--- design/flow/design.v ---
module cpu_design (reset, clock, write_read, M_address, M_data_in, M_data_out,overflow,status);
input reset,clock;
input[7:0] M_data_in;
output reg write_read,overflow;
output reg [7:0] M_data_out;
output reg[11:0] M_address;
reg[15:0] IR;
reg[7:0] MDR;
reg[11:0] MAR,PC;
reg [7:0]R0;
reg [7:0]R1;
reg [7:0]R2;
reg [7:0]R3;
reg [7:0]A;
reg [8:0]F;
output reg[2:0] status;
parameter idle=4'b0000, load=4'b0001, move=4'b0010, add=4'b0011, sub=4'b0100, AND=4'b0101;
parameter OR=4'b0110, XOR=4'b0111, shrp=4'b1000, shlp=4'b1001, swap=4'b1010, jmp=4'b1011;
parameter jz=4'b1100, read=4'b1101, write=4'b1110, stop=4'b1111; 
always@(*)  
begin
	if((reset==1)&&(status==3)&&(IR[15:12]==write)) 
		write_read=1'b1; 
	else
		write_read=1'b0; 
	M_address=MAR;
	M_data_out=MDR;
	overflow=F[8]^F[7];
 end
always @(negedge clock or negedge reset) 
begin
	if(reset==1'b0)
	begin
		MAR<=12'b000000000000;
		status<=3'b000; 
	end
	else  
		case (status)
			3'b000: begin
						status<=3'b001;
						MAR<=PC;
						case(IR[9:8])
							2'b00: A<=R0;
							2'b01: A<=R1;
							2'b10: A<=R2;
							2'b11: A<=R3;
						endcase
					end
			3'b001: begin
						if(IR[15:12]==stop)status<=1;
						else if (IR[15:12]==swap|| (IR[15:12]==jmp)|| IR[15:12]==jz || IR[15:12]==read || IR[15:12]==write) 
							status<=3'b010;
						else
							status<=3'b000;
					end
			3'b010:begin 
						if(IR[15:12]==swap)
							status <= 3'b000;
						else if ((IR[15:12]==jmp)||(IR[15:12]==read)||(IR[15:12]==write))
						begin
							MAR <= IR[11:0];
							status <= 3'b011;
						end
						else if((IR[15:12]==jz)&& (R0[7:0] == 8'b0000_0000)) 
						begin
							MAR <= IR[11:0];
							status <= 3'b011;
						end
						else
						begin
							MAR <= PC;
							status <= 3'b011;
						end
					end
			3'b011:begin
						if((IR[15:12]==write) || (IR[15:12]==read))
						begin
							MAR<=PC;
							status<=3'b100;
						end
						else
							status<=3'b000;
					 end
			3'b100:begin
						status<=3'b000;
					 end
			default:status<=3'b000;
		endcase
end
always@(posedge clock or negedge reset) 
begin
	if(reset==1'b0) 
	begin
		IR<=16'h0000;
		PC<=12'b000000000000;
		MDR<=8'b00000000;
		R0<=8'b00000000;
		R1<=8'b00000000;
		R2<=8'b00000000;
		F=9'b000000000;
		R3<=8'b00000000; 
	end
	else
	begin
		case (status)
			3'b000: begin
						IR[15:8]<=M_data_in;
						IR[7:0]<=8'b00000000; 
						PC<=PC+12'b000000000001; 
					end  
			3'b001: begin  
						case(IR[15:12]) 
							load: R0<={4'b0000,IR[11:8]}; 
							swap:begin
									case(IR[11:10])
										2'b00:begin
													case(IR[9:8])
														2'b00:R0<=R0;
														2'b01:R1<=R0;
														2'b10:R2<=R0;
														2'b11:R3<=R0;
													endcase
												end
										2'b01:begin
													case(IR[9:8])
														2'b00:R0<=R1;
														2'b01:R1<=R1;
														2'b10:R2<=R1;
														2'b11:R3<=R1;
													endcase
												end
										2'b10:begin
													case(IR[9:8])
														2'b00:R0<=R2;
														2'b01:R1<=R2;
														2'b10:R2<=R2;
														2'b11:R3<=R2;
													endcase
												end
										2'b11:begin
													case(IR[9:8])
														2'b00:R0<=R3;
														2'b01:R1<=R3;
														2'b10:R2<=R3;
														2'b11:R3<=R3;
													endcase
												end
									endcase
								  end
							shlp:begin 
									case(IR[11:10]) 
										2'b00:R0<=R0<<1;
										2'b01:R1<=R1<<1;
										2'b10:R2<=R2<<1;
										2'b11:R3<=R3<<1;
									endcase
								  end
							shrp:begin
									case(IR[11:10]) 
										2'b00:R0<=R0>>1;
										2'b01:R1<=R1>>1;
										2'b10:R2<=R2>>1;
										2'b11:R3<=R3>>1;
									endcase
								  end
							add:begin
									case(IR[11:10])
										2'b00:begin
													F=A+R0;
													R0<=F[7:0];
												end
										2'b01:begin
													F=A+R1;
													R1<=F[7:0];
												end
										2'b10:begin
													F=A+R2;
													R2<=F[7:0];
												end
										2'b11:begin
													F=A+R3;
													R3<=F[7:0];
												end
									endcase
								 end
							sub:begin
									case(IR[11:10])
										2'b00:begin
													F=R0-A;
													R0<=F[7:0];
												end
										2'b01:begin
													F=R1-A;
													R1<=F[7:0];
												end
										2'b10:begin
													F=R2-A;
													R2<=F[7:0];
												end
										2'b11:begin
													F=R3-A;
													R3<=F[7:0];
												end
									endcase
								 end
							move:begin
										case(IR[11:10])
											2'b00:R0<=A;
											2'b01:R1<=A;
											2'b10:R2<=A;
											2'b11:R3<=A;
										endcase
								  end
							AND:begin
									case(IR[11:10])
										2'b00:R0=R0 & A;
										2'b01:R1=R1 & A;
										2'b10:R2=R2 & A;
										2'b11:R3=R3 & A;
									endcase
								 end
							OR:begin
									case(IR[11:10])
										2'b00:R0=R0 | A;
										2'b01:R1=R1 | A;
										2'b10:R2=R2 | A;
										2'b11:R3=R3 | A;
									endcase
								end
							XOR:begin
									case(IR[11:10])
										2'b00:R0=R0 ^ A;
										2'b01:R1=R1 ^ A;
										2'b10:R2=R2 ^ A;
										2'b11:R3=R3 ^ A;
									endcase
								 end
							default:;
						endcase
					end 
			3'b010:begin
						case(IR[15:12])
							swap:begin
									case(IR[11:10])
										2'b00:R0<=A;
										2'b01:R1<=A;
										2'b10:R2<=A;
										2'b11:R3<=A;
									endcase
								  end
							read:begin
									IR[7:0]<=M_data_in;
									PC<=PC+12'b000000000001;
								  end
							write:begin
										IR[7:0]<=M_data_in;
										PC<=PC+12'b000000000001;
										MDR<=R0;
									end
							jmp:begin
									IR[7:0]<=M_data_in;
									PC<=PC+12'b000000000001;
								 end
							jz:begin
									IR[7:0]<=M_data_in;
									PC<=PC+12'b000000000001;
								end
						endcase
					 end
			3'b011:begin
						case(IR[15:12])
							jmp:begin
										PC<=IR[11:0];
									end
							jz:begin
									if(R0==8'b00000000)
										PC<=IR[11:0];
								end
							read:begin
									R0<=M_data_in;
								end
							default:;
						endcase
					 end
			3'b100:begin
					 end
			default:; 
		endcase
	end
end 
endmodule
--- design/flow/constraint.sdc ---
create_clock -name core_clock -period 4.33 [get_ports {clock}]
set_input_delay 0.8660 -clock core_clock [delete_from_list [all_inputs] [get_ports {clock}]]
set_output_delay 0.8660 -clock core_clock [all_outputs]
set_load 0.01 [all_outputs]
--- design/flow/run.sh ---
#!/bin/bash
# the make line also repeats each setting of config.mk as NAME=value (left out here)
make -C /OpenROAD-flow-scripts/flow DESIGN_CONFIG=/design/flow/config.mk WORK_HOME=/design/flow/orfs CLKGATE_MAP_FILE= finish
--- design/flow/config.mk ---
export PLATFORM = sky130hd
export DESIGN_NAME = cpu_design
export DESIGN_NICKNAME = cpu_design
export VERILOG_FILES = /design/flow/design.v
export SDC_FILE = /design/flow/constraint.sdc
export NUM_CORES = 4
export LEC_CHECK = 0
export ABC_AREA = 0
export CAP_MARGIN = 20
export CORE_ASPECT_RATIO = 0.5
export CORE_MARGIN = 2
export CORE_UTILIZATION = 69
export CTS_CLUSTER_DIAMETER = 329
export CTS_CLUSTER_SIZE = 98
export GPL_ROUTABILITY_DRIVEN = 0
export PLACE_DENSITY = 0.35
export SETUP_SLACK_MARGIN = -0.41
export SLEW_MARGIN = 20
export TNS_END_PERCENT = 10
==> results of run 1 <==
[per-stage QoR]
| stage | setup TNS [ns] |
|---|---|
| detailed placement | -8.955 |
| CTS | -9.444 |
| floorplan | -10.23 |
| global route | -13.66 |
| finish | -10.14 |
| global placement | -7.245 |
[metal layers]
| metal | vias to the layer above | GRT usage (%) |
|---|---|---|
| met4 | 2 | 36.59 |
| met3 | 519 | 26.43 |
| met1 | 6088 | 64.77 |
| met2 | 1336 | 78.99 |
| li1 | 5378 | - |
| met5 | - | 0.3077 |
[layout make-up]
cell class / instances / area [sq um] / area share [%]
multi-input cells: 1097 / 8030 / 60.62
flip-flops and latches: 93 / 2370 / 17.89
repair buffers: 244 / 1996 / 15.07
inverters: 74 / 277.8 / 2.097
well taps: 204 / 255.2 / 1.927
clock buffers: 9 / 225.2 / 1.700
clock inverters: 15 / 90.09 / 0.6801
diodes: 1 / 2.502 / 0.01889
[what timing repair did]
| item | CTS | global route |
|---|---|---|
| buffers inserted | 5 | 1 |
| pin swaps | 6 | 14 |
| gates resized | 20 | 48 |
| setup endpoints to repair | 10 | 20 |
| gates cloned | 0 | 0 |
| endpoints found under the hold margin | 0 | 0 |
==> GITHUB_STEP_SUMMARY, run 1 <==
## Implementation flow summary

| Metric | Value |
|---|---|
| Fin nets | between 1500 and 2000 |
| Chip area | around 0.017 sq mm |
| Drt first pass iters | 14 |
| Post-Place Cells | 1710 |
| Crit path max fanout | 4 |
| Largest net degree at the start of global routing | approximately 67 |
| Num Clock Sinks | a little over 90 |
| FP Core Util | between 70% and 80% |
| Launch point of the worst hold path | MAR[6] |
| And+or+nand+nor area frac | 17.09% |
| FFs w/ async S/R, synth | 91.40% |
| Yosys stat area | approximately 0.011 sq mm |
| Yosys stat cell total | roughly 1400 |
| P&R area growth vs syn | 21.66% |
| Clk pin slew, worst setup/hold paths | around 0.080 ns |
| Area leader, netlist | dfrtp_1 |
| Most used cell along the critical path | a21o_1 |
| Worst-margin pin slew | 1.199 ns |
| R2R Setup Slk | -0.59 ns |
| Synth mux share | under 10% |
| CP max stage cell | edfxtp_1 |
| Cts hold-fix bufs | 0 |
| Gr usage total | a little over half |
| Top Metal Used | met5 |
| Placed Area | about 0.013 sq mm |
| Log Warnings | approximately 110 |
| Most common cell in the netlist | a21oi_1 |
| Number of library cell types mapped by synthesis | between 90 and 100 |
| CTS root buf | clkbuf_16 |
| Xor+xnor area frac | a little over 2% |
| Status | finished with violations |
| CP startpoint | A[0] |
| Syn_nets | 1500 |
| Post-synthesis cell count | between 1000 and 1500 |
| Critical Path RT | roughly 4.6 ns |
| Final std cells w/o fill | between 1500 and 2000 |
| CP max stage delay | around 0.40 ns |
| Unrepaired setup endpoints after global routing | true |
| Post-route design area | roughly 0.013 sq mm |
| Hold Path End | MAR[6] |
| Final wirelength | about 47000 um |
| Die Span Y | between 90 and 100 um |
| Chip Width | roughly 180 um |
| CP startpoint kind | flip-flop |
| DR vias/cell | 7.670 |
| Post-synthesis register bit count | roughly 93 |
| First-pass GRT wire length | around 70000 um |
| Post-Syn Area per Cell | roughly 7.9 sq um |
| Slew HR | 19.90% |
| Post-synth seq share | a little over a fifth |
| SO Viols | negative setup slack |
| I/O Pins | 35 |
| Final Skew | ~0.092 ns |
| Crit path to | R2[6] |
| Vias | between 10000 and 15000 |
| R2R cell count | 10 |
| Maxcap violations | 0 |
| Adder share | about 14% |
| Iter 0 DRT Violations | 2519 |
| Latency at later pin | 0.45 ns |
| TritonCTS clock tree | built |
| Worst hold path class | flip-flop to flip-flop |
| Area fraction of the dominant cell type after synthesis | between 10% and 20% |
| WHS Path Cells | 2 |
| WL/cell | between 20 and 30 um |
| Comb area leader | AND-OR/OR-AND gates |
| Pre-CTS setup slack | -0.6351 ns |
| Top cells by count | a21oi_1 (140), nand2_1 (135), ha_1 (107) |
| Final setup fails | 48 |
| Worst r2r src | A[0] |
| Syn. warnings | 1 |
| Routed wl met2 | between 15000 and 20000 um |
| Reg-to-Reg End | R2[6] |
| Port buffer count | 34 |
| CP arrival | about 5.2 ns |
| Crit path capture type | flip-flop |
| WP buf/inv | 1 |
| Fillcell total | 873 |
| Final worst slack | -0.5884 ns |
| Worst hold slack | 0.4271 ns |
| Metal-1 WL | 16170 um |
| Hpwl dp | between 30000 and 40000 um |
| EDFF count, synth | 8 |
| Initial antenna violation count | 0 |
| Dominant register cell | dfrtp_1 |
| Core Util, Final | between 80 and 90% |
| Top cells, area | dfrtp_1 (16%), ha_1 (12%), a21oi_1 (6.4%) |
| Number of global-route vias before repair | ~13000 |
| DRC viols | 0 |
| Antenna-violating nets left | 0 |
| Cts bufs inserted | 9 |
| Cell-by-cell trace of the critical path | buf_6, ha_2, fa_2, a21o_1, a21o_1, a21oi_2, mux2i_1, o21ai_1, o31a_1, o32a_1 |
| Critical path depth | 10 |
| Worst-case clock buffer depth | 2 |
| H-Tree Depth | 3 |
| Metal3 WL | between 8000 and 9000 um |
| Post-Syn Area | 0.01089 sq mm |
| Final number of hold-violating endpoints | 0 |
| Core ar. | 0.01541 sq mm |
| CP Class | flip-flop to flip-flop |
| Total congestion overflow | 0 |
| FP Rows | 32 |
| Final Max Slew Viols | 0 |
| CP delay by family, top | AND-OR/OR-AND gates |
| Yosys aoi share | between 20% and 30% |
==> inputs of run 2 (changes only) <==
ABC_AREA = default   (was 0)
CELL_PAD_IN_SITES_GLOBAL_PLACEMENT = 0   (was default)
CORE_UTILIZATION = 24   (was 69)
CTS_CLUSTER_DIAMETER = 155   (was 329)
CTS_CLUSTER_SIZE = 95   (was 98)
GPL_TIMING_DRIVEN = 1   (was default)
MAX_ROUTING_LAYER = met4   (was default)
PLACE_DENSITY = default   (was 0.35)
PLACE_DENSITY_LB_ADDON = 0.2   (was default)
SETUP_SLACK_MARGIN = default   (was -0.41)
TNS_END_PERCENT = 5   (was 10)
clock period = 8.06 ns   (was 4.33 ns; I/O delays follow)
==> GITHUB_STEP_SUMMARY, run 2 <==
## Implementation flow summary

| Metric | Value |
|---|---|
| Status | finished clean |
| EDFF count, synth | 8 |
| CP startpoint kind | flip-flop |
| Fillcell total | 4936 |
| DRC viols | 0 |
| Hold Path End | MAR[1] |
| Core ar. | 0.04501 sq mm |
| Crit path max fanout | 10 |
| Final std cells w/o fill | approximately 2000 |
| Critical Path RT | ~6.5 ns |
| Post-cts sizing count | 0 |
| Final number of hold-violating endpoints | 0 |
| Post-Syn Area | approximately 0.011 sq mm |
| Initial antenna violation count | 0 |
| Adder share | roughly 14% |
| Pre-CTS setup slack | around 0.57 ns |
| ANT cells | 0 |
| WL/cell | between 20 and 25 um |
| Hpwl dp | ~34000 um |
| Worst r2r src | A[0] |
| P&R area growth vs syn | 12.93% |
| Crit path capture type | output port |
| Fin nets | 1494 |
| Post-route design area | between 0.01 and 0.015 sq mm |
| Top cells by count | a21oi_1 (140), nand2_1 (135), ha_1 (107) |
| Maxcap violations | 0 |
| Die Span Y | between 150 and 200 um |
| H-Tree Depth | 3 |
| Most common cell in the netlist | a21oi_1 |
| Post-synth seq share | a little over a fifth |
| Vias | ~11000 |
| Final Max Slew Viols | 0 |
| Log Warnings | between 100 and 150 |
| DR vias/cell | 5.597 |
| Register Area | between 0.002 and 0.0025 sq mm |
| FFs w/ async S/R, synth | about 91% |
| Area fraction of the dominant cell type after synthesis | 16.09% |
| Slew HR | between 20% and 30% |
| Xor+xnor area frac | under 10% |
| Drt first pass iters | 5 |
| Post-synthesis register bit count | around 93 |
| Gr usage total | 20.57% |
| Met2 Use GR | between 30 and 40% |
| Number of global-route vias before repair | about 11000 |
| Post-CTS Setup Inserts | 0 |
| Launch point of the worst hold path | MAR[1] |
| Cts bufs inserted | 9 |
| Antenna-violating nets left | 0 |
| Worst-case clock buffer depth | 2 |
| R2R cell count | 10 |
| Latency at later pin | roughly 0.44 ns |
| TNS Setup | 0 ns |
| FP Core Util | 24.19% |
| I/O Pins | 35 |
| Yosys aoi share | between 20% and 30% |
| Total congestion overflow | 0 |
| Synth mux share | around 8.8% |
| Final setup fails | 0 |
| Combinational gate area | between 0.007 and 0.008 sq mm |
| Dominant register cell | dfrtp_1 |
| Comb area leader | AND-OR/OR-AND gates |
| CP max stage delay | approximately 0.58 ns |
| Post-Place Cells | between 1500 and 2000 |
| Yosys stat area | roughly 0.011 sq mm |
| Placed Area | 0.01193 sq mm |
| Unrepaired setup endpoints after global routing | false |
| CTS root buf | clkbuf_16 |
| CP arrival | around 6.3 ns |
| Chip area | 0.04719 sq mm |
| Iter 0 DRT Violations | roughly 1200 |
| Crit path to | write_read |
| Cts hold-fix bufs | 0 |
| Core Util, Final | a little over a quarter |
| CP startpoint | status[1] |
| CP delay by family, top | simple AND/OR/NAND/NOR gates |
| FP Rows | between 50 and 60 |
| Syn_nets | around 1500 |
| WP buf/inv | 1 |
| Clk pin slew, worst setup/hold paths | 0.05 ns |
| TritonCTS clock tree | built |
| Final Skew | around 0.063 ns |
| GRT Max-Usage Layer | met2 |
| Chip Width | 305.2 um |
| Syn. warnings | 1 |
| Area leader, netlist | dfrtp_1 |
| CP Class | flip-flop to output port |
| R2R Setup Slk | just under 0.9 ns |
| Post-Syn Area per Cell | 7.919 sq um |
| CP max stage cell | clkdlybuf4s50_1 |
| First-pass GRT wire length | just over 70000 um |
| Yosys stat cell total | 1375 |
| GR Layer Usage met3 | ~3.5% |
| And+or+nand+nor area frac | between 10% and 20% |
| Top cells, area | dfrtp_1 (16%), ha_1 (12%), a21oi_1 (6.4%) |
| Critical path depth | 4 |
| Cell-by-cell trace of the critical path | nand2b_1, nor2_1, and3_1, clkdlybuf4s50_1 |
| Worst hold path class | flip-flop to flip-flop |
| Number of library cell types mapped by synthesis | 93 |
| Worst-margin pin slew | ~1.1 ns |
| Largest net degree at the start of global routing | between 80 and 90 |
| Met1 usage | 27.82% |
| Num Clock Sinks | approximately 93 |
| WHS Path Cells | 2 |
| Reg-to-Reg End | R2[6] |
| Port buffer count | 34 |
| Post-synthesis cell count | ~1400 |
| Final worst slack | 0.1765 ns |
| Final wirelength | between 40000 and 50000 um |
-- run 2: area by class of cell --
cell class | count | area share [%]
well taps | 598 | 6.085
flip-flops and latches | 93 | 19.27
clock inverters | 13 | 0.9260
inverters | 74 | 2.259
multi-input cells | 1097 | 63.37
clock buffers | 11 | 2.066
repair buffers | 86 | 6.024
-- run 2: metrics by stage --
step                      hold slack, ns
after global routing              0.4496
after detailed placement          0.4309
after CTS                         0.4308
after global placement            0.4230
after floorplan                   0.4767
final                             0.4223
-- run 2: per-layer routing --
| metal | up-vias | wire length (um) |
|---|---|---|
| met5 | - | 0 |
| met4 | 0 | 1269 |
| met3 | 79 | 3685 |
| met2 | 479 | 21130 |
| met1 | 5442 | 21940 |
| li1 | 5037 | - |
==> inputs of run 3 (changes only) <==
CAP_MARGIN = 25   (was 20)
CELL_PAD_IN_SITES_GLOBAL_PLACEMENT = 1   (was 0)
CORE_UTILIZATION = 29   (was 24)
PLACE_DENSITY = 0.9   (was default)
PLACE_DENSITY_LB_ADDON = default   (was 0.2)
==> GITHUB_STEP_SUMMARY, run 3 <==
## Implementation flow summary

| Metric | Value |
|---|---|
| Log Warnings | between 100 and 150 |
| Final std cells w/o fill | between 1500 and 2000 |
| Worst hold slack | 0.4220 ns |
| Fin nets | 1486 |
| Chip Width | about 280 um |
| Post-CTS Setup Inserts | 0 |
| Synth mux share | about 8.8% |
| Gr usage total | 21.40% |
| Total congestion overflow | 0 |
| CP arrival | between 6 and 7 ns |
| Cts bufs inserted | 9 |
| Post-synthesis register bit count | between 90 and 100 |
| H-Tree Depth | 3 |
| Yosys stat cell total | roughly 1400 |
| Chip area | ~0.039 sq mm |
| Area fraction of the dominant cell type after synthesis | 16.09% |
| Critical Path RT | about 6.5 ns |
| Crit path max fanout | 10 |
| CP max stage cell | clkdlybuf4s50_1 |
| Final worst slack | about 0.23 ns |
| Cts hold-fix bufs | 0 |
| CP startpoint | status[1] |
| Hold Path End | MAR[1] |
| Final Skew | 0.05812 ns |
| Post-synthesis cell count | 1375 |
| Top cells by count | a21oi_1 (140), nand2_1 (135), ha_1 (107) |
| Antenna-violating nets left | 0 |
| Worst-margin pin slew | 1.105 ns |
| WL/cell | 22.31 um |
| Syn_nets | 1500 |
| P&R area growth vs syn | 10.40% |
| Post-Syn Area per Cell | about 8 sq um |
| Num Clock Sinks | just over 90 |
| Crit path to | write_read |
| TNS Setup | 0 ns |
| Vias | around 11000 |
| Syn. warnings | 1 |
| Top cells, area | dfrtp_1 (16%), ha_1 (12%), a21oi_1 (6.4%) |
| Cell-by-cell trace of the critical path | buf_4, nand2b_1, nor2_1, and3_1, clkdlybuf4s50_1 |
| Slew HR | between 20% and 30% |
| Launch point of the worst hold path | MAR[1] |
| TritonCTS clock tree | built |
| Register Area | around 0.0024 sq mm |
| Latency at later pin | between 0.4 and 0.5 ns |
| Worst-case clock buffer depth | 2 |
| Most common cell in the netlist | a21oi_1 |
| Number of global-route vias before repair | about 11000 |
| Largest net degree at the start of global routing | ~46 |
| Combinational gate area | 0.007764 sq mm |
| Initial antenna violation count | 0 |
| DR vias/cell | roughly 6.1 |
| R2R cell count | 8 |
| Crit path capture type | output port |
| I/O Pins | 35 |
| Post-Place Cells | about 1800 |
| R2R Setup Slk | roughly 0.83 ns |
| Core ar. | 0.03722 sq mm |
| Post-cts sizing count | 0 |
| Worst r2r src | A[3] |
| Yosys aoi share | about 29% |
| Maxcap violations | 0 |
| Post-Syn Area | ~0.011 sq mm |
| Reg-to-Reg End | F[7] |
| Adder share | ~14% |
| CP Class | flip-flop to output port |
| CP delay by family, top | buffers and inverters |
| Xor+xnor area frac | a little over 2% |
| Number of library cell types mapped by synthesis | around 93 |
| Dominant register cell | dfrtp_1 |
| Final setup fails | 0 |
| EDFF count, synth | 8 |
| CTS root buf | clkbuf_16 |
| Critical path depth | 5 |
| FP Core Util | ~29% |
| FFs w/ async S/R, synth | between 90% and 100% |
| Final wirelength | around 41000 um |
| Area leader, netlist | dfrtp_1 |
| Comb area leader | AND-OR/OR-AND gates |
| Hpwl dp | 28960 um |
| Drt first pass iters | 6 |
| First-pass GRT wire length | ~64000 um |
| DRC viols | 0 |
| ANT cells | 0 |
| And+or+nand+nor area frac | around 17% |
| Yosys stat area | roughly 0.011 sq mm |
| Clk pin slew, worst setup/hold paths | roughly 0.05 ns |
| Final number of hold-violating endpoints | 0 |
| Fillcell total | around 3900 |
| CP startpoint kind | flip-flop |
| WHS Path Cells | 2 |
| Unrepaired setup endpoints after global routing | false |
| Die Span Y | between 100 and 150 um |
| Final Max Slew Viols | 0 |
| Port buffer count | 34 |
| Post-synth seq share | roughly 22% |
| CP max stage delay | 0.57 ns |
| Iter 0 DRT Violations | between 1500 and 2000 |
| FP Rows | about 50 |
| Pre-CTS setup slack | approximately 0.65 ns |
| Worst hold path class | flip-flop to flip-flop |
| WP buf/inv | 2 |
| Status | finished clean |
[run 3: area by class of cell]
type	count	share of cell area (%)
tap	494	5.142
timing repair buffer	78	5.621
clock inverter	15	0.7495
multi-input combinational	1097	64.59
sequential	93	19.71
inverter	74	2.311
clock buffer	9	1.874
[run 3: through the flow]
| step | utilization, % | cell area [sq um] |
|---|---|---|
| after global placement | 31.42 | 11690 |
| after floorplan | - | 10890 |
| after global routing | 32.29 | 12020 |
| after detailed placement | 31.46 | 11710 |
| after CTS | 32.29 | 12020 |
| final | 32.29 | 12020 |
[run 3: routing by layer]
| metal | wire length [um] | vias to the layer above | part of all wire (%) | GRT usage [%] |
|---|---|---|---|---|
| li1 | - | 5024 | - | - |
| met4 | 2386 | 0 | 5.8 | 11.58 |
| met1 | 16350 | 5389 | 39 | 26.48 |
| met2 | 17760 | 825 | 43 | 32.50 |
| met5 | 0 | - | 0 | - |
| met3 | 4995 | 193 | 12 | 4.872 |
==> inputs of run 4 (changes only) <==
CAP_MARGIN = 20   (was 25)
CELL_PAD_IN_SITES_GLOBAL_PLACEMENT = default   (was 1)
CORE_ASPECT_RATIO = default   (was 0.5)
CORE_UTILIZATION = 57   (was 29)
CTS_CLUSTER_DIAMETER = default   (was 155)
CTS_CLUSTER_SIZE = default   (was 95)
GPL_ROUTABILITY_DRIVEN = default   (was 0)
GPL_TIMING_DRIVEN = default   (was 1)
MAX_ROUTING_LAYER = default   (was met4)
PLACE_DENSITY = default   (was 0.9)
TNS_END_PERCENT = default   (was 5)
clock period = 6.32 ns   (was 8.06 ns; I/O delays follow)
==> GITHUB_STEP_SUMMARY, run 4 <==
## Implementation flow summary

| Metric | Value |
|---|---|
| Post-CTS Setup Inserts | 0 |
| Fillcell total | about 1700 |
| R2R Setup Slk | 0.20 ns |
| Core ar. | around 0.019 sq mm |
| Crit path max fanout | 5 |
| FP Rows | ~50 |
| Final Skew | around 0.08 ns |
| Hpwl dp | about 32000 um |
| Crit path to | write_read |
| RePlAce Congestion | 1.007 |
| P&R area growth vs syn | 9.814% |
| CP delay by family, top | simple AND/OR/NAND/NOR gates |
| Largest net degree at the start of global routing | approximately 57 |
| Cts bufs inserted | 9 |
| Post-synthesis cell count | about 1400 |
| Area fraction of the dominant cell type after synthesis | roughly 16% |
| CP arrival | 4.96 ns |
| Vias | roughly 12000 |
| DRC viols | 0 |
| Worst hold slack | about 0.42 ns |
| Crit path capture type | output port |
| Post-Syn Area per Cell | between 7 and 8 sq um |
| Yosys stat cell total | approximately 1400 |
| Launch point of the worst hold path | MAR[4] |
| Dominant register cell | dfrtp_1 |
| I/O Pins | 35 |
| Port buffer count | 34 |
| Die Span Y | 142.2 um |
| Iter 0 DRT Violations | approximately 1800 |
| Fin nets | between 1500 and 2000 |
| Post-synth seq share | 21.74% |
| Top cells, area | dfrtp_1 (16%), ha_1 (12%), a21oi_1 (6.4%) |
| CP max stage cell | clkdlybuf4s50_1 |
| R2R cell count | 10 |
| WL/cell | 27.75 um |
| Syn. warnings | 1 |
| First-pass GRT wire length | 68000 um |
| CP Class | flip-flop to output port |
| Chip Width | between 100 and 150 um |
| Final Max Slew Viols | 0 |
| CP startpoint kind | flip-flop |
| Area leader, netlist | dfrtp_1 |
| CTS root buf | clkbuf_16 |
| Syn_nets | about 1500 |
| Maxcap violations | 0 |
| TritonCTS clock tree | built |
| Yosys stat area | 0.01089 sq mm |
| Adder share | about 14% |
| Xor+xnor area frac | 2.080% |
| Chip area | between 0.02 and 0.025 sq mm |
| Slew HR | between 20% and 30% |
| WP buf/inv | 1 |
| WHS Path Cells | 2 |
| Final number of hold-violating endpoints | 0 |
| Latency at later pin | 0.44 ns |
| Number of library cell types mapped by synthesis | between 90 and 100 |
| Clk pin slew, worst setup/hold paths | roughly 0.06 ns |
| DR vias/cell | between 7 and 8 |
| Post-synthesis register bit count | 93 |
| Reg-to-Reg End | F[8] |
| Drt first pass iters | 7 |
| Final wirelength | between 40000 and 50000 um |
| Worst r2r src | A[0] |
| Total congestion overflow | 0 |
| And+or+nand+nor area frac | between 10% and 20% |
| Critical Path RT | 5.06 ns |
| TNS Setup | 0 ns |
| Unrepaired setup endpoints after global routing | false |
| H-Tree Depth | 3 |
| Worst-case clock buffer depth | 2 |
| Num Clock Sinks | ~93 |
| CP startpoint | status[2] |
| Top cells by count | a21oi_1 (140), nand2_1 (135), ha_1 (107) |
| Critical path depth | 4 |
| Hold Path End | MAR[4] |
| Status | finished clean |
| Cell-by-cell trace of the critical path | nand2b_1, nor2_2, and3_1, clkdlybuf4s50_1 |
| Synth mux share | under 10% |
| Number of global-route vias before repair | between 10000 and 15000 |
| Comb area leader | AND-OR/OR-AND gates |
| Initial antenna violation count | 1 |
| EDFF count, synth | 8 |
| Final setup fails | 0 |
| Gr usage total | between 40 and 50% |
| Most common cell in the netlist | a21oi_1 |
| Post-Syn Area | approximately 0.011 sq mm |
| FFs w/ async S/R, synth | 91.40% |
| Worst hold path class | flip-flop to flip-flop |
| Worst-margin pin slew | ~1.2 ns |
| CP max stage delay | 0.53 ns |
| Log Warnings | around 110 |
| Antenna-violating nets left | 0 |
| FP Core Util | 58.21% |
| Yosys aoi share | between 20% and 30% |
## run 4: through the flow
step	setup slack (ns)	instance area (sq um)	util [%]	std cells
final	0.09517	11960	63.92	1632
after global routing	0.01880	11950	63.91	1631
after CTS	0.04015	11950	63.89	1631
after detailed placement	0.3520	11630	62.17	1608
after global placement	0.3773	11630	62.17	1608
after floorplan	0.06746	10890	-	1375
## run 4: cell type report
cell class	count	area, sq um	share of cell area [%]
clock inverters	15	101.3	0.8476
diodes	1	2.502	0.02093
well taps	234	292.8	2.449
clock buffers	9	225.2	1.884
multi-input cells	1097	7774	65.02
flip-flops and latches	93	2370	19.82
inverters	74	277.8	2.323
repair buffers	109	913.4	7.639
## run 4: per-layer routing
layer	routed length [um]	share of wire (%)	vias up	track usage [%]
met2	18820	42	990	64.43
met4	2999	6.6	0	24.42
met5	0	0	-	0
met3	6598	15	235	14.10
li1	-	-	5098	-
met1	16870	37	5582	59.49
## run 4: what timing repair did
action | CTS | global route
gates resized | 0 | 1
hold buffers | 0 | 0
endpoints found under the setup margin | 0 | 1
==> inputs of run 5 (changes only) <==
CAP_MARGIN = 25   (was 20)
CELL_PAD_IN_SITES_GLOBAL_PLACEMENT = 3   (was default)
CORE_UTILIZATION = 46   (was 57)
CTS_CLUSTER_SIZE = 67   (was default)
GPL_TIMING_DRIVEN = 0   (was default)
MIN_ROUTING_LAYER = met2   (was default)
SETUP_SLACK_MARGIN = 0.31   (was default)
clock period = 6.09 ns   (was 6.32 ns; I/O delays follow)
==> GITHUB_STEP_SUMMARY, run 5 <==
### Flow metrics

| Metric | Value |
|---|---|
| Status | aborted with a tool error |
| Exit stage | 3_1_place_gp_skip_io |
| Tool error | [ERROR GPL-0301] Utilization 101.627 % exceeds 100%. |
| Synth mux share | between 8 and 9% |
| Post-synthesis cell count | between 1000 and 1500 |
| FFs w/ async S/R, synth | between 90 and 100% |
| Most common cell in the netlist | a21oi_1 |
| Post-Syn Area per Cell | between 7 and 8 sq um |
| Dominant register cell | dfrtp_1 |
| Yosys aoi share | between 20% and 30% |
| Post-Syn Area | around 0.011 sq mm |
| EDFF count, synth | 8 |
| Adder share | 13.77% |
| FP Rows | roughly 56 |
| Top cells, area | dfrtp_1 (16%), ha_1 (12%), a21oi_1 (6.4%) |
| And+or+nand+nor area frac | between 15 and 20% |
| Die Span Y | 157.9 um |
| Number of library cell types mapped by synthesis | approximately 93 |
| Xor+xnor area frac | 2.080% |
| Chip area | roughly 0.025 sq mm |
| Yosys stat area | between 0.01 and 0.015 sq mm |
| Post-synthesis register bit count | 93 |
| Chip Width | 157.9 um |
| Post-synth seq share | 21.74% |
| Top cells by count | a21oi_1 (140), nand2_1 (135), ha_1 (107) |
| Comb area leader | AND-OR/OR-AND gates |
| Yosys stat cell total | approximately 1400 |
| FP Core Util | 46.66% |
| Area leader, netlist | dfrtp_1 |
| Syn. warnings | 1 |
| Area fraction of the dominant cell type after synthesis | around 16% |
| Core ar. | 0.02333 sq mm |
| Syn_nets | 1500 |
==> inputs of run 6 (changes only) <==
CAP_MARGIN = 20   (was 25)
CELL_PAD_IN_SITES_GLOBAL_PLACEMENT = default   (was 3)
CORE_UTILIZATION = 66   (was 46)
CTS_CLUSTER_SIZE = default   (was 67)
GPL_TIMING_DRIVEN = default   (was 0)
MIN_ROUTING_LAYER = default   (was met2)
SETUP_SLACK_MARGIN = default   (was 0.31)
clock period = 6.64 ns   (was 6.09 ns; I/O delays follow)
==> GITHUB_STEP_SUMMARY, run 6 <==
## Implementation flow summary

| Metric | Value |
|---|---|
| Status | finished clean |
| Worst hold path class | flip-flop to flip-flop |
| WL/cell | ~26 um |
| Crit path capture type | output port |
| FP Core Util | roughly two thirds |
| Area fraction of the dominant cell type after synthesis | between 15 and 20% |
| Post-Syn Area | between 0.01 and 0.015 sq mm |
| Die Span Y | between 100 and 150 um |
| Latency at later pin | ~0.43 ns |
| CP startpoint kind | flip-flop |
| Final Skew | 0.06998 ns |
| Chip area | roughly 0.018 sq mm |
| And+or+nand+nor area frac | between 10% and 20% |
| CP arrival | between 5 and 6 ns |
| R2R Setup Slk | 0.32 ns |
| Slew HR | about 29% |
| Port buffer count | 34 |
| CP max stage delay | 0.54 ns |
| EDFF count, synth | 8 |
| Dominant register cell | dfrtp_1 |
| P&R area growth vs syn | 8.470% |
| TritonCTS clock tree | built |
| Clk pin slew, worst setup/hold paths | 0.06 ns |
| Final wirelength | 41850 um |
| Worst r2r src | A[1] |
| Cts bufs inserted | 9 |
| Initial antenna violation count | 0 |
| RePlAce Congestion | about 1.0 |
| WP buf/inv | 1 |
| Gr usage total | 46.84% |
| Worst-case clock buffer depth | 2 |
| CP Class | flip-flop to output port |
| WHS Path Cells | 2 |
| Fin nets | between 1500 and 2000 |
| Crit path to | write_read |
| Drt first pass iters | 8 |
| R2R cell count | 10 |
| Unrepaired setup endpoints after global routing | false |
| Cts hold-fix bufs | 0 |
| FFs w/ async S/R, synth | around nine tenths |
| Post-route design area | between 0.01 and 0.015 sq mm |
| Number of library cell types mapped by synthesis | roughly 93 |
| Chip Width | 132.4 um |
| Top cells by count | a21oi_1 (140), nand2_1 (135), ha_1 (107) |
| Area leader, netlist | dfrtp_1 |
| Largest net degree at the start of global routing | around 58 |
| Log Warnings | about 110 |
| Syn_nets | about 1500 |
| Maxcap violations | 0 |
| Vias | 11800 |
| Post-synthesis register bit count | 93 |
| Final Max Slew Viols | 0 |
| Xor+xnor area frac | 2.080% |
| I/O Pins | 35 |
| Hold Path End | MAR[7] |
| Core ar. | ~0.016 sq mm |
| TNS Setup | 0 ns |
| Final setup fails | 0 |
| Post-synth seq share | 21.74% |
| ANT cells | 0 |
| Num Clock Sinks | ~93 |
| Fillcell total | ~1300 |
| Antenna-violating nets left | 0 |
| Crit path max fanout | 5 |
| CP max stage cell | clkdlybuf4s50_1 |
| FP Rows | roughly 46 |
| Cell-by-cell trace of the critical path | nand2b_2, nor2_2, and3_1, clkdlybuf4s50_1 |
| Final number of hold-violating endpoints | 0 |
| CTS root buf | clkbuf_16 |
| Synth mux share | about 9% |
| Critical Path RT | between 5 and 6 ns |
| DR vias/cell | roughly 7.4 |
| Comb area leader | AND-OR/OR-AND gates |
| Critical path depth | 4 |
| Launch point of the worst hold path | MAR[7] |
| CP startpoint | status[2] |
| Total congestion overflow | 0 |
| Hpwl dp | about 30000 um |
| Worst-margin pin slew | between 1 and 1.5 ns |
| Most common cell in the netlist | a21oi_1 |
| Yosys stat cell total | between 1000 and 1500 |
| First-pass GRT wire length | about 64000 um |
| Syn. warnings | 1 |
| Number of global-route vias before repair | 10956 |
| DRC viols | 0 |
| Yosys stat area | between 0.01 and 0.015 sq mm |
| Yosys aoi share | 29.35% |
| H-Tree Depth | 3 |
| Adder share | around 14% |
| Top cells, area | dfrtp_1 (16%), ha_1 (12%), a21oi_1 (6.4%) |
| Iter 0 DRT Violations | a little over 2000 |
| CP delay by family, top | simple AND/OR/NAND/NOR gates |
| Post-Syn Area per Cell | approximately 7.9 sq um |
| Reg-to-Reg End | F[7] |
| Placed Area | roughly 0.011 sq mm |
| Post-synthesis cell count | 1375 |
==> run 6: metal layers <==
metal	vias up	share of wire (%)	global-route usage, %
li1	5060	-	-
met5	-	0	0
met4	0	6.0	24.55
met3	232	16	15.29
met2	1105	40	65.26
met1	5403	38	64.52
==> run 6: through the flow <==
stage,util (%),hold slack (ns),cells,setup WS [ns]
floorplan,-,0.4767,1375,0.2275
CTS,73.69,0.4319,1596,0.02466
global route,73.81,0.4620,1598,0.05376
detailed placement,71.68,0.4320,1573,0.4203
finish,73.81,0.4299,1598,0.1118
global placement,71.68,0.4218,1573,0.4671
==> run 6: final cells by class <==
type                    count  area [sq um]  area share (%)
repair buffers             94         788.3           6.674
flip-flops and latches     93          2370           20.07
clock inverters            14         86.33          0.7310
clock buffers              10         239.0           2.024
multi-input cells        1097          7779           65.86
well taps                 216         270.3           2.288
inverters                  74         277.8           2.352
==> run 6: repair_timing <==
action / in CTS / in global routing
setup endpoints to repair: 0 / 1
gates resized: 0 / 2
setup buffers: 0 / 2
==> inputs of run 7 (changes only) <==
ABC_AREA = 1   (was default)
CORE_ASPECT_RATIO = 0.72   (was default)
CORE_UTILIZATION = 72   (was 66)
CTS_CLUSTER_DIAMETER = 376   (was default)
CTS_CLUSTER_SIZE = 100   (was default)
PLACE_DENSITY = 0.37   (was default)
SETUP_SLACK_MARGIN = 1.13   (was default)
TNS_END_PERCENT = 10   (was default)
clock period = 4.02 ns   (was 6.64 ns; I/O delays follow)
==> GITHUB_STEP_SUMMARY, run 7 <==
### Flow metrics

| Metric | Value |
|---|---|
| Port buffer count | 34 |
| Area leader, netlist | nand2_1 |
| I/O Pins | 35 |
| Synth mux share | 0% |
| Post-synthesis register bit count | a little over 90 |
| Chip Width | around 150 um |
| Num Clock Sinks | roughly 93 |
| FP Core Util | 73.60% |
| Pre-CTS setup slack | -0.2861 ns |
| Cts bufs inserted | 9 |
| Hpwl dp | approximately 35000 um |
| FFs w/ async S/R, synth | 91.40% |
| Yosys stat cell total | around 1800 |
| Total congestion overflow | ~150 |
| RePlAce Congestion | 1.076 |
| Post-synth seq share | between 20% and 30% |
| Syn. warnings | 1 |
| Post-synthesis cell count | roughly 1800 |
| FP Rows | 38 |
| Top cells by count | nand2_1 (538), nor2_1 (208), inv_1 (171) |
| Exit stage | 5_1_grt |
| Cts hold-fix bufs | 0 |
| Area fraction of the dominant cell type after synthesis | a little under a fifth |
| Die Span Y | about 110 um |
| Worst-case clock buffer depth | 2 |
| Yosys stat area | 0.01106 sq mm |
| Adder share | 13.56% |
| Top cells, area | nand2_1 (18%), dfrtp_1 (16%), ha_1 (12%) |
| And+or+nand+nor area frac | about 37% |
| H-Tree Depth | 3 |
| Gr usage total | 86.49% |
| Status | aborted with a tool error |
| Post-Syn Area per Cell | 6.143 sq um |
| Dominant register cell | dfrtp_1 |
| Post-Syn Area | roughly 0.011 sq mm |
| Xor+xnor area frac | less than 1% |
| Yosys aoi share | approximately 18% |
| Comb area leader | simple AND/OR/NAND/NOR gates |
| CTS root buf | clkbuf_16 |
| Number of library cell types mapped by synthesis | 51 |
| Core ar. | ~0.015 sq mm |
| EDFF count, synth | 8 |
| Tool error | [ERROR GRT-0116] Global routing finished with congestion. Check the congestion regions in the DRC Viewer. |
| Syn_nets | 1925 |
| Chip area | roughly 0.016 sq mm |
| Most common cell in the netlist | nand2_1 |
-- run 7: timing repair --
action,4_1_cts
buffers inserted,27
pin swaps,103
setup endpoints to repair,132
resized,295
hold endpoints to repair,0
-- run 7: metal layers --
metal | GRT usage (%) | overflow
met5 | 49.38 | 1
met3 | 76.28 | 5
met4 | 89.22 | 53
met2 | 99.18 | 83
met1 | 84.75 | 8
-- run 7: metrics by stage --
step	TNS (ns)	utilization [%]	instances	cell area (sq um)	hold slack [ns]
after global placement	-2.222	85.58	2160	12860	0.4529
after detailed placement	-4.032	85.58	2160	12860	0.4649
after floorplan	-4.174	-	1800	11060	0.4673
after CTS	-3.340	94.86	2210	14250	0.4541
==> inputs of run 8 (changes only) <==
CAP_MARGIN = 0   (was 20)
SETUP_SLACK_MARGIN = -0.39   (was 1.13)
TNS_END_PERCENT = 45   (was 10)
==> GITHUB_STEP_SUMMARY, run 8 <==
## Implementation flow summary

| Metric | Value |
|---|---|
| I/O Pins | 35 |
| Hpwl dp | about 34000 um |
| Yosys stat cell total | 1800 |
| Number of global-route vias before repair | around 14000 |
| Maxcap violations | 0 |
| EDFF count, synth | 8 |
| CP delay by family, top | simple AND/OR/NAND/NOR gates |
| Largest net degree at the start of global routing | roughly 60 |
| CP startpoint kind | flip-flop |
| CP Class | flip-flop to flip-flop |
| Post-synthesis register bit count | slightly above 90 |
| Xor+xnor area frac | less than 1% |
| FP Core Util | about three quarters |
| RePlAce Congestion | around 1.1 |
| Clk pin slew, worst setup/hold paths | roughly 0.09 ns |
| Latency at later pin | 0.43 ns |
| Area fraction of the dominant cell type after synthesis | 18.26% |
| Core ar. | roughly 0.015 sq mm |
| Dominant register cell | dfrtp_1 |
| Core Util, Final | 88.50% |
| Worst hold path class | flip-flop to flip-flop |
| And+or+nand+nor area frac | between 30% and 40% |
| SO Viols | negative setup slack |
| Crit path max fanout | 3 |
| Final setup fails | between 50 and 60 |
| Total congestion overflow | 0 |
| Post-synth seq share | between 20% and 30% |
| Comb area leader | simple AND/OR/NAND/NOR gates |
| DRC viols | 0 |
| Worst-case clock buffer depth | 2 |
| Launch point of the worst hold path | MAR[4] |
| FP Rows | 38 |
| DR vias/cell | approximately 7 |
| Most used cell along the critical path | nand2_1 |
| Area leader, netlist | nand2_1 |
| Final wirelength | ~48000 um |
| Log Warnings | roughly 110 |
| Gr usage total | a little under three fifths |
| CP max stage delay | about 0.46 ns |
| Post-Syn Area | 0.01106 sq mm |
| R2R Setup Slk | -0.43 ns |
| Die Span Y | between 100 and 150 um |
| Placed Area | 0.01282 sq mm |
| Vias | between 15000 and 20000 |
| H-Tree Depth | 3 |
| Num Clock Sinks | between 90 and 100 |
| Synth mux share | 0% |
| Critical path depth | 14 |
| Reg-to-Reg End | F[7] |
| Worst r2r src | A[6] |
| Final Max Slew Viols | 0 |
| FFs w/ async S/R, synth | 91.40% |
| TNS Setup | -9.949 ns |
| Final number of hold-violating endpoints | 0 |
| Yosys aoi share | 17.68% |
| Worst-margin pin slew | between 1 and 1.5 ns |
| Syn_nets | just under 2000 |
| Syn. warnings | 1 |
| WP buf/inv | 3 |
| Critical Path RT | 4.34 ns |
| Final worst slack | -0.4283 ns |
| CP arrival | about 4.8 ns |
| Port buffer count | 34 |
| Number of library cell types mapped by synthesis | just over 50 |
| Initial antenna violation count | 2 |
| Unrepaired setup endpoints after global routing | true |
| Crit path capture type | flip-flop |
| WHS Path Cells | 2 |
| Slew HR | 17.28% |
| Chip Width | 150.1 um |
| Final Skew | between 0.06 and 0.07 ns |
| P&R area growth vs syn | 20.24% |
| Top cells, area | nand2_1 (18%), dfrtp_1 (16%), ha_1 (12%) |
| Top cells by count | nand2_1 (538), nor2_1 (208), inv_1 (171) |
| Most common cell in the netlist | nand2_1 |
| Fillcell total | about 850 |
| Status | finished with violations |
| CP max stage cell | edfxtp_1 |
| Post-route design area | approximately 0.013 sq mm |
| R2R cell count | 14 |
| Adder share | a little over an eighth |
| TritonCTS clock tree | built |
| Hold Path End | MAR[4] |
| Post-synthesis cell count | roughly 1800 |
| CP startpoint | A[6] |
| Cts bufs inserted | 9 |
| WL/cell | 22.01 um |
| Crit path to | F[7] |
| CTS root buf | clkbuf_16 |
| First-pass GRT wire length | 72220 um |
| Post-Syn Area per Cell | between 6 and 7 sq um |
| Iter 0 DRT Violations | 3243 |
| Chip area | between 0.015 and 0.02 sq mm |
| Fin nets | about 2100 |
| Yosys stat area | between 0.01 and 0.015 sq mm |
| Antenna-violating nets left | 0 |
| Drt first pass iters | 22 |
| Cell-by-cell trace of the critical path | clkinvlp_4, buf_4, buf_4, ha_1, o21bai_1, a21oi_1, nand2_1, nand2_1, nand3_1, nor2_1, nor2_1, nand2_1, nand2_1, nand2_1 |
[run 8: timing repair]
action,4_1_cts,5_1_grt
pin swaps,0,1
buffers inserted,0,6
resized,1,21
setup endpoints to repair,1,13
hold endpoints to repair,0,0
hold buffers,0,0
gates cloned,0,1
[run 8: per-layer routing]
metal  GRT usage (%)  share of wire (%)
met3           31.17                 21
met1           71.71                 34
met2           77.30                 37
met4           33.76                8.8
met5           1.563              0.025
[run 8: area by class of cell]
type,count,area (sq um),share of cell area [%]
Multi-Input combinational cell,1450,7752,58.30
Sequential cell,93,2367,17.80
Timing Repair Buffer,231,1867,14.04
Inverter,187,705.7,5.307
Tap cell,200,250.2,1.882
Clock buffer,10,239.0,1.797
Clock inverter,14,105.1,0.7904
Timing Repair inverter,1,7.507,0.05646
Antenna cell,1,2.502,0.01882
[run 8: metrics by stage]
step	setup WS, ns	hold slack, ns	instances
floorplan	-0.3228	0.4673	1800
detailed placement	-0.2547	0.4634	2156
global route	-0.5172	0.5010	2186
global placement	-0.1674	0.4525	2156
finish	-0.4283	0.4617	2187
CTS	-0.3330	0.4634	2179
==> inputs of run 9 (changes only) <==
ABC_AREA = default   (was 1)
CAP_MARGIN = 20   (was 0)
CELL_PAD_IN_SITES_DETAIL_PLACEMENT = 1   (was default)
CORE_ASPECT_RATIO = default   (was 0.72)
CORE_MARGIN = 7   (was 2)
CORE_UTILIZATION = 43   (was 72)
CTS_CLUSTER_DIAMETER = default   (was 376)
CTS_CLUSTER_SIZE = 48   (was 100)
HOLD_SLACK_MARGIN = -0.09   (was default)
MAX_ROUTING_LAYER = met5   (was default)
PLACE_DENSITY = default   (was 0.37)
SETUP_SLACK_MARGIN = default   (was -0.39)
SLEW_MARGIN = 40   (was 20)
TNS_END_PERCENT = default   (was 45)
clock period = 9.64 ns   (was 4.02 ns; I/O delays follow)
==> GITHUB_STEP_SUMMARY, run 9 <==
## Implementation flow summary

| Metric | Value |
|---|---|
| Status | finished clean |
| Chip Width | 173.1 um |
| Number of library cell types mapped by synthesis | ~93 |
| DRC viols | 0 |
| FFs w/ async S/R, synth | between 90 and 100% |
| Post-route design area | 0.01182 sq mm |
| Gr usage total | 29.71% |
| CP max stage cell | clkdlybuf4s50_1 |
| Yosys aoi share | between 20% and 30% |
| Worst-case clock buffer depth | 2 |
| Pre-CTS setup slack | roughly 1.2 ns |
| Dominant register cell | dfrtp_1 |
| Placed Area | around 0.011 sq mm |
| Antenna-violating nets left | 0 |
| Post-cts sizing count | 0 |
| Drt first pass iters | 5 |
| TritonCTS clock tree | built |
| CP delay by family, top | buffers and inverters |
| Unrepaired setup endpoints after global routing | false |
| WP buf/inv | 3 |
| Launch point of the worst hold path | MAR[4] |
| Crit path capture type | output port |
| Cts hold-fix bufs | 0 |
| Critical path depth | 5 |
| Top cells by count | a21oi_1 (140), nand2_1 (135), ha_1 (107) |
| Top cells, area | dfrtp_1 (16%), ha_1 (12%), a21oi_1 (6.4%) |
| Final Skew | 0.07205 ns |
| Worst-margin pin slew | between 0.8 and 0.9 ns |
| CP startpoint | status[0] |
| Log Warnings | about 110 |
| CP arrival | 6.90 ns |
| H-Tree Depth | 3 |
| Total congestion overflow | 0 |
| Chip area | around 0.03 sq mm |
| P&R area growth vs syn | 8.572% |
| Fin nets | roughly 1500 |
| Combinational gate area | roughly 0.0078 sq mm |
| Syn. warnings | 1 |
| Final worst slack | approximately 0.82 ns |
| Hpwl dp | roughly 33000 um |
| R2R cell count | 8 |
| I/O Pins | 35 |
| Post-Syn Area per Cell | 7.919 sq um |
| Post-synthesis register bit count | 93 |
| Largest net degree at the start of global routing | between 50 and 60 |
| TNS Setup | 0 ns |
| Latency at later pin | approximately 0.44 ns |
| Area leader, netlist | dfrtp_1 |
| Crit path to | write_read |
| Worst hold path class | flip-flop to flip-flop |
| Crit path max fanout | 19 |
| WL/cell | between 20 and 30 um |
| Post-synthesis cell count | roughly 1400 |
| Hold Path End | MAR[4] |
| Final setup fails | 0 |
| Die Span Y | between 150 and 200 um |
| And+or+nand+nor area frac | between 10% and 20% |
| CTS root buf | clkbuf_16 |
| Num Clock Sinks | 93 |
| Yosys stat cell total | ~1400 |
| Worst r2r src | A[2] |
| Comb area leader | AND-OR/OR-AND gates |
| Fillcell total | 3051 |
| WHS Path Cells | 2 |
| RePlAce Congestion | about 1.0 |
| Maxcap violations | 0 |
| Port buffer count | 34 |
| Iter 0 DRT Violations | 1187 |
| Yosys stat area | around 0.011 sq mm |
| Most common cell in the netlist | a21oi_1 |
| Critical Path RT | 7.71 ns |
| R2R Setup Slk | between 1 and 1.5 ns |
| Area fraction of the dominant cell type after synthesis | between 10% and 20% |
| Cts bufs inserted | 9 |
| Xor+xnor area frac | 2.080% |
| Adder share | about 14% |
| Number of global-route vias before repair | around 12000 |
| FP Rows | 58 |
| Clk pin slew, worst setup/hold paths | about 0.06 ns |
| EDFF count, synth | 8 |
| Final number of hold-violating endpoints | 0 |
| Reg-to-Reg End | F[7] |
| Final wirelength | between 40000 and 50000 um |
| Core ar. | 0.02504 sq mm |
| CP max stage delay | roughly 0.55 ns |
| Vias | between 10000 and 15000 |
| Initial antenna violation count | 1 |
| First-pass GRT wire length | approximately 71000 um |
| DR vias/cell | approximately 6.9 |
| CP Class | flip-flop to output port |
| Post-synth seq share | a little over a fifth |
| Final Max Slew Viols | 0 |
| Cell-by-cell trace of the critical path | buf_4, inv_2, nor2_1, and3_1, clkdlybuf4s50_1 |
| Syn_nets | roughly 1500 |
| Slew HR | 40.91% |
| CP startpoint kind | flip-flop |
| FP Core Util | about 43% |
| Register Area | roughly 0.0024 sq mm |
| Synth mux share | 8.803% |
| Post-Syn Area | roughly 0.011 sq mm |
| Post-CTS Setup Inserts | 0 |
| Core Util, Final | between 40% and 50% |
==> run 9: final cells by class <==
class | count | share of cell area, %
diodes | 2 | 0.04234
clock buffers | 9 | 1.905
clock inverters | 15 | 0.8679
inverters | 74 | 2.350
multi-input cells | 1097 | 65.94
flip-flops and latches | 93 | 20.07
well taps | 330 | 3.493
repair buffers | 73 | 5.334
==> run 9: per-stage QoR <==
stage | hold slack, ns | std cells
floorplan | 0.4767 | 1375
global placement | 0.4230 | 1668
detailed placement | 0.4376 | 1668
CTS | 0.4383 | 1691
global route | 0.4608 | 1692
finish | 0.4295 | 1693
==> run 9: routing by layer <==
metal | vias up | part of all wire, % | wire length [um] | GRT usage [%]
met5 | - | 0 | 0 | 0
met4 | 0 | 5.2 | 2391 | 14.48
met3 | 186 | 9.5 | 4365 | 6.478
met2 | 688 | 46 | 20940 | 47.51
met1 | 5699 | 40 | 18290 | 37.70
li1 | 5033 | - | - | -
==> inputs of run 10 (changes only) <==
ABC_AREA = 1   (was default)
CAP_MARGIN = 40   (was 20)
CELL_PAD_IN_SITES_DETAIL_PLACEMENT = default   (was 1)
CELL_PAD_IN_SITES_GLOBAL_PLACEMENT = 0   (was default)
CORE_MARGIN = 9   (was 7)
CORE_UTILIZATION = 21   (was 43)
CTS_CLUSTER_DIAMETER = 155   (was default)
CTS_CLUSTER_SIZE = 60   (was 48)
GPL_ROUTABILITY_DRIVEN = 0   (was default)
GPL_TIMING_DRIVEN = 1   (was default)
HOLD_SLACK_MARGIN = 0.22   (was -0.09)
MIN_ROUTING_LAYER = met2   (was default)
PLACE_DENSITY_LB_ADDON = 0.17   (was default)
SLEW_MARGIN = 20   (was 40)
TNS_END_PERCENT = 90   (was default)
clock period = 10.0 ns   (was 9.64 ns; I/O delays follow)
==> GITHUB_STEP_SUMMARY, run 10 <==
## Implementation flow summary

| Metric | Value |
|---|---|
| Status | finished clean |
| DRC viols | 0 |
| Unrepaired setup endpoints after global routing | false |
| Num Clock Sinks | 93 |
| Number of global-route vias before repair | 18726 |
| R2R Setup Slk | 1.40 ns |
| Chip area | approximately 0.06 sq mm |
| Antenna-violating nets left | 0 |
| P&R area growth vs syn | 13.96% |
| Vias | 17847 |
| Crit path max fanout | 3 |
| Synth mux share | 0% |
| Port buffer count | 34 |
| Drt first pass iters | 15 |
| FP Core Util | between 20% and 30% |
| Worst hold path class | flip-flop to flip-flop |
| Final wirelength | 56530 um |
| Post-synthesis register bit count | around 93 |
| CTS root buf | clkbuf_16 |
| Final Max Slew Viols | 0 |
| Syn. warnings | 1 |
| Post-cts sizing count | 0 |
| Gr usage total | between 20% and 30% |
| Final Skew | approximately 0.07 ns |
| Area fraction of the dominant cell type after synthesis | 18.26% |
| CP delay by family, top | buffers and inverters |
| CP Class | flip-flop to output port |
| EDFF count, synth | 8 |
| Core ar. | approximately 0.052 sq mm |
| Top cells, area | nand2_1 (18%), dfrtp_1 (16%), ha_1 (12%) |
| Total congestion overflow | 0 |
| First-pass GRT wire length | between 80000 and 90000 um |
| Log Warnings | ~110 |
| WL/cell | 22.59 um |
| CP startpoint kind | flip-flop |
| Critical Path RT | approximately 8 ns |
| Latency at later pin | between 0.4 and 0.5 ns |
| And+or+nand+nor area frac | between 30% and 40% |
| Yosys stat area | approximately 0.011 sq mm |
| Worst r2r src | A[5] |
| Fin nets | about 1900 |
| Worst-case clock buffer depth | 2 |
| Syn_nets | 1925 |
| Adder share | roughly 14% |
| Final number of hold-violating endpoints | 0 |
| TNS Setup | 0 ns |
| Initial antenna violation count | 0 |
| Final setup fails | 0 |
| WP buf/inv | 2 |
| WHS Path Cells | 2 |
| Most common cell in the netlist | nand2_1 |
| Yosys stat cell total | ~1800 |
| Hpwl dp | 38920 um |
| Die Span Y | ~250 um |
| Worst-margin pin slew | about 0.90 ns |
| I/O Pins | 35 |
| CP max stage delay | ~0.6 ns |
| Launch point of the worst hold path | MAR[8] |
| Chip Width | 247.5 um |
| Reg-to-Reg End | R0[6] |
| Crit path to | write_read |
| FFs w/ async S/R, synth | 91.40% |
| TritonCTS clock tree | built |
| Top cells by count | nand2_1 (538), nor2_1 (208), inv_1 (171) |
| CP startpoint | status[0] |
| Critical path depth | 5 |
| Cell-by-cell trace of the critical path | inv_1, nor2_1, nand2_1, nor3_1, clkdlybuf4s50_1 |
| Dominant register cell | dfrtp_1 |
| Xor+xnor area frac | less than 1% |
| CP max stage cell | clkdlybuf4s50_1 |
| Post-Syn Area per Cell | a little over 6 sq um |
| Slew HR | around two fifths |
| DR vias/cell | 7.133 |
| FP Rows | 83 |
| Post-synth seq share | between 20% and 30% |
| Clk pin slew, worst setup/hold paths | 0.05 ns |
| Area leader, netlist | nand2_1 |
| Post-Syn Area | between 0.01 and 0.015 sq mm |
| Iter 0 DRT Violations | roughly 4800 |
| Post-CTS Setup Inserts | 0 |
| Crit path capture type | output port |
| Hold Path End | MAR[8] |
| Largest net degree at the start of global routing | ~44 |
| Yosys aoi share | about 18% |
| Number of library cell types mapped by synthesis | between 50 and 60 |
| Cts bufs inserted | 9 |
| Cts hold-fix bufs | 0 |
| Maxcap violations | 0 |
| R2R cell count | 11 |
| Comb area leader | simple AND/OR/NAND/NOR gates |
| CP arrival | 7.02 ns |
| Post-synthesis cell count | between 1500 and 2000 |
| H-Tree Depth | 3 |
run 10: per-layer routing:
layer | GRT usage, % | share of wire [%] | vias up
li1 | - | - | 5931
met1 | - | 0 | 6070
met2 | 31.07 | 45 | 4996
met3 | 36.76 | 41 | 817
met4 | 6.942 | 13 | 33
met5 | 14.46 | 1.2 | -
run 10: cell type report:
| class | count | area, sq um |
|---|---|---|
| inverters | 187 | 701.9 |
| diodes | 5 | 12.51 |
| well taps | 680 | 850.8 |
| flip-flops and latches | 93 | 2367 |
| fillers | 5923 | 39120 |
| clock inverters | 14 | 98.84 |
| clock buffers | 10 | 229.0 |
| repair buffers | 63 | 646.9 |
| multi-input cells | 1450 | 7695 |
run 10: per-stage QoR:
stage / utilization, % / cells / hold slack [ns] / setup WS, ns / cell area [sq um]
2_1_floorplan: - / 1800 / 0.4673 / 1.471 / 11060
3_3_place_gp: 23.37 / 2463 / 0.4602 / 1.377 / 12080
3_5_place_dp: 23.52 / 2467 / 0.4711 / 1.418 / 12160
4_1_cts: 24.15 / 2490 / 0.4717 / 1.019 / 12490
5_1_grt: 24.34 / 2497 / 0.5102 / 0.8800 / 12590
6_report: 24.37 / 2502 / 0.4582 / 0.9820 / 12600
